==> build 24: inputs <==
// mul
module mul(
    input  wire        clk,
    input  wire        rst,
    input  wire [63:0] lm,
    input  wire [63:0] rm,
    input  wire [1:0]  Data_type,
    output reg  [19:0] mul_out
);
wire is_8;
wire is_exp4;
wire is_ternary;
assign is_8 = Data_type==2'b11 || Data_type==2'b00; 
assign lm_is_int8 = Data_type==2'b11;
assign is_exp4 = Data_type==2'b10;
assign is_ternary = Data_type==2'b01;
wire [8:0] lms_0;
wire [8:0] lms_1;
wire [8:0] lms_2;
wire [8:0] lms_3;
wire [8:0] lms_4;
wire [8:0] lms_5;
wire [8:0] lms_6;
wire [8:0] lms_7;
wire [7:0] rm8_0;
wire [7:0] rm8_1;
wire [7:0] rm8_2;
wire [7:0] rm8_3;
wire [7:0] rm8_4;
wire [7:0] rm8_5;
wire [7:0] rm8_6;
wire [7:0] rm8_7;
wire [16:0] mul_int8_0;
wire [16:0] mul_int8_1;
wire [16:0] mul_int8_2;
wire [16:0] mul_int8_3;
wire [16:0] mul_int8_4;
wire [16:0] mul_int8_5;
wire [16:0] mul_int8_6;
wire [16:0] mul_int8_7;
  ...
clock: 5.44 ns
lec_check: 0
cap_margin: 20
cell_pad_in_sites_detail_placement: 0
cell_pad_in_sites_global_placement: 2
core_aspect_ratio: 1.4
core_margin: 2
core_utilization: 51
cts_cluster_diameter: 337
cts_cluster_size: 17
gpl_routability_driven: 0
place_density_lb_addon: 0.12
slew_margin: 20
tns_end_percent: 50
run.sh (not shown) runs the stock make flow with config.mk's settings and CLKGATE_MAP_FILE=.
==> build 74: changes against build 24 <==
==> flow/config.mk (replaced) <==
export PLATFORM = sky130hd
export DESIGN_NAME = mul
export DESIGN_NICKNAME = mul
export VERILOG_FILES = /design/flow/design.v
export SDC_FILE = /design/flow/constraint.sdc
export NUM_CORES = 4
export LEC_CHECK = 0
export CAP_MARGIN = 20
export CORE_MARGIN = 2
export CORE_UTILIZATION = 65
export CTS_CLUSTER_DIAMETER = 245
export CTS_CLUSTER_SIZE = 95
export SLEW_MARGIN = 20
==> flow/constraint.sdc (replaced) <==
create_clock -name core_clock -period 6.5 [get_ports {clk}]
set_input_delay 1.3000 -clock core_clock [delete_from_list [all_inputs] [get_ports {clk}]]
set_output_delay 1.3000 -clock core_clock [all_outputs]
set_load 0.01 [all_outputs]
==> trial 39: changes against build 24 <==
==> flow/config.mk (replaced) <==
export PLATFORM = sky130hd
export DESIGN_NAME = mul
export DESIGN_NICKNAME = mul
export VERILOG_FILES = /design/flow/design.v
export SDC_FILE = /design/flow/constraint.sdc
export NUM_CORES = 4
export LEC_CHECK = 0
export CAP_MARGIN = 20
export CORE_MARGIN = 2
export CORE_UTILIZATION = 71
export CTS_CLUSTER_SIZE = 36
export PLACE_DENSITY = 0.65
export SLEW_MARGIN = 20
==> flow/constraint.sdc (replaced) <==
create_clock -name core_clock -period 5.26 [get_ports {clk}]
set_input_delay 1.0520 -clock core_clock [delete_from_list [all_inputs] [get_ports {clk}]]
set_output_delay 1.0520 -clock core_clock [all_outputs]
set_load 0.01 [all_outputs]
==> qor summary <==
                                                                                       trial 39                 build 74                 build 24
Pwr Total                                                                                     -                  16.8 mW                  24.3 mW
TritonCTS clock tree                                                                          -                    built                    built
Hold path cells                                                                               -                        3                        3
Max stage delay on crit path                                                                  -                   560 ps                   490 ps
Data arrival, critical path                                                                   -                  6490 ps                  5670 ps
Number of vias in the routed layout                                                           -                   48,312                   51,051
Multi-input logic area                                                                        -               38,800 µm²               39,800 µm²
Startpoint of the worst register-to-register path                                             -  pp_reg[3][2]$_SDFF_PP0_  pp_reg[5][1]$_SDFF_PP0_
Weighted congestion reported at the end of routability-driven placement                    1.08                    0.998                        -
Final Max-Slew Violation Tally                                                                -                        0                        0
Run status                                                               stopped before the end           finished clean           finished clean
Last stage reached                                                                      5_1_grt                        -                        -
Number of buffers inserted by post-CTS setup repair                                          35                        0                        9
Setup ws final                                                                                -                   335 ps                   156 ps
Sequential logic power                                                                        -                  1.56 mW                  1.83 mW
Power attributed to combinational cells                                                       -                  14.2 mW                  21.2 mW
Hold path start                                                                               -  pp_reg[6][0]$_SDFF_PP0_  pp_reg[7][0]$_SDFF_PP0_

* * *

==> inputs of wip/yarrow <==
mul again, from the RTL that the note above started with.
## mul
module mul(
    input  wire        clk,
    input  wire        rst,
    input  wire [63:0] lm,
    input  wire [63:0] rm,
    input  wire [1:0]  Data_type,
    output reg  [19:0] mul_out
);
make LEC_CHECK=0 CAP_MARGIN=20 CELL_PAD_IN_SITES_DETAIL_PLACEMENT=0 CELL_PAD_IN_SITES_GLOBAL_PLACEMENT=2 CORE_ASPECT_RATIO=0.59 CORE_MARGIN=2 CORE_UTILIZATION=48 CTS_CLUSTER_DIAMETER=297 GPL_ROUTABILITY_DRIVEN=1 MAX_ROUTING_LAYER=met5 PLACE_DENSITY_LB_ADDON=0.14 SETUP_SLACK_MARGIN=1.44 SLEW_MARGIN=30 TNS_END_PERCENT=15 finish   # period 6.69 ns
==> wip/umber (differences from wip/yarrow) <==
==> flow/config.mk (replaced) <==
export PLATFORM = sky130hd
export DESIGN_NAME = mul
export DESIGN_NICKNAME = mul
export VERILOG_FILES = /design/flow/design.v
export SDC_FILE = /design/flow/constraint.sdc
export NUM_CORES = 4
export LEC_CHECK = 0
export CAP_MARGIN = 20
export CORE_MARGIN = 2
export CORE_UTILIZATION = 57
export CTS_CLUSTER_SIZE = 37
export SLEW_MARGIN = 20
==> flow/constraint.sdc (replaced) <==
create_clock -name core_clock -period 5.12 [get_ports {clk}]
set_input_delay 1.0240 -clock core_clock [delete_from_list [all_inputs] [get_ports {clk}]]
set_output_delay 1.0240 -clock core_clock [all_outputs]
set_load 0.01 [all_outputs]
==> results <==
wip/yarrow ran to the end with no violations. wip/umber reached the layout checks and failed them: negative setup slack. Between wip/yarrow and wip/umber, the lower sequential power is in wip/yarrow (gap 24%, measured against wip/umber). Clock power: wip/umber is larger than wip/yarrow (29%). Against wip/umber, the global-route usage of wip/yarrow is lower by 4.7 points. In wip/umber the wire length is lower than in wip/yarrow, by about 1.4%. Area after synthesis is the same in wip/yarrow and wip/umber. Between wip/umber and wip/yarrow, the lower non-clock buffer count is in wip/yarrow (gap 987). First-iteration DRC count: wip/yarrow is higher than wip/umber (6.5%). Of wip/umber and wip/yarrow, wip/yarrow has the higher register-to-register slack (gap 1.5 ns).
==> figures <==
item	wip/umber	wip/yarrow
Routability congestion estimate from global placement	1.01	0.993
Power density of the placed cells	433 nW/um^2	320 nW/um^2
Start point of the worst min-delay path	pp_reg[6][0]$_SDFF_PP0_	pp_reg[7][0]$_SDFF_PP0_
Worst ir drop on vdd	0.00102 V	0.000628 V
Overall fraction of global-route tracks in use	39.6%	34.9%
Combinational power share	87.7%	85.7%
DRC violation total after the first TritonRoute iteration	5589	5951
Result of the run	failed layout checks	complete, no violations
Layout check failures	negative setup slack	-
Post-detailed-route wirelength per cell	20.2 um	22.5 um
Die Y-Extent	287 um	241 um
First-pass GRT wire length	264000 um	266000 um
Sequential power	2.02 mW	1.53 mW
Clock Power	1.29 mW	1.00 mW
Horiz. Die Dim	287 um	405 um
Final setup violation count	10	0
Part of the total power dissipated in the clock network	4.8%	5.6%
Sequential power share	7.5%	8.6%
Power is estimated from default activity; no workload was simulated.
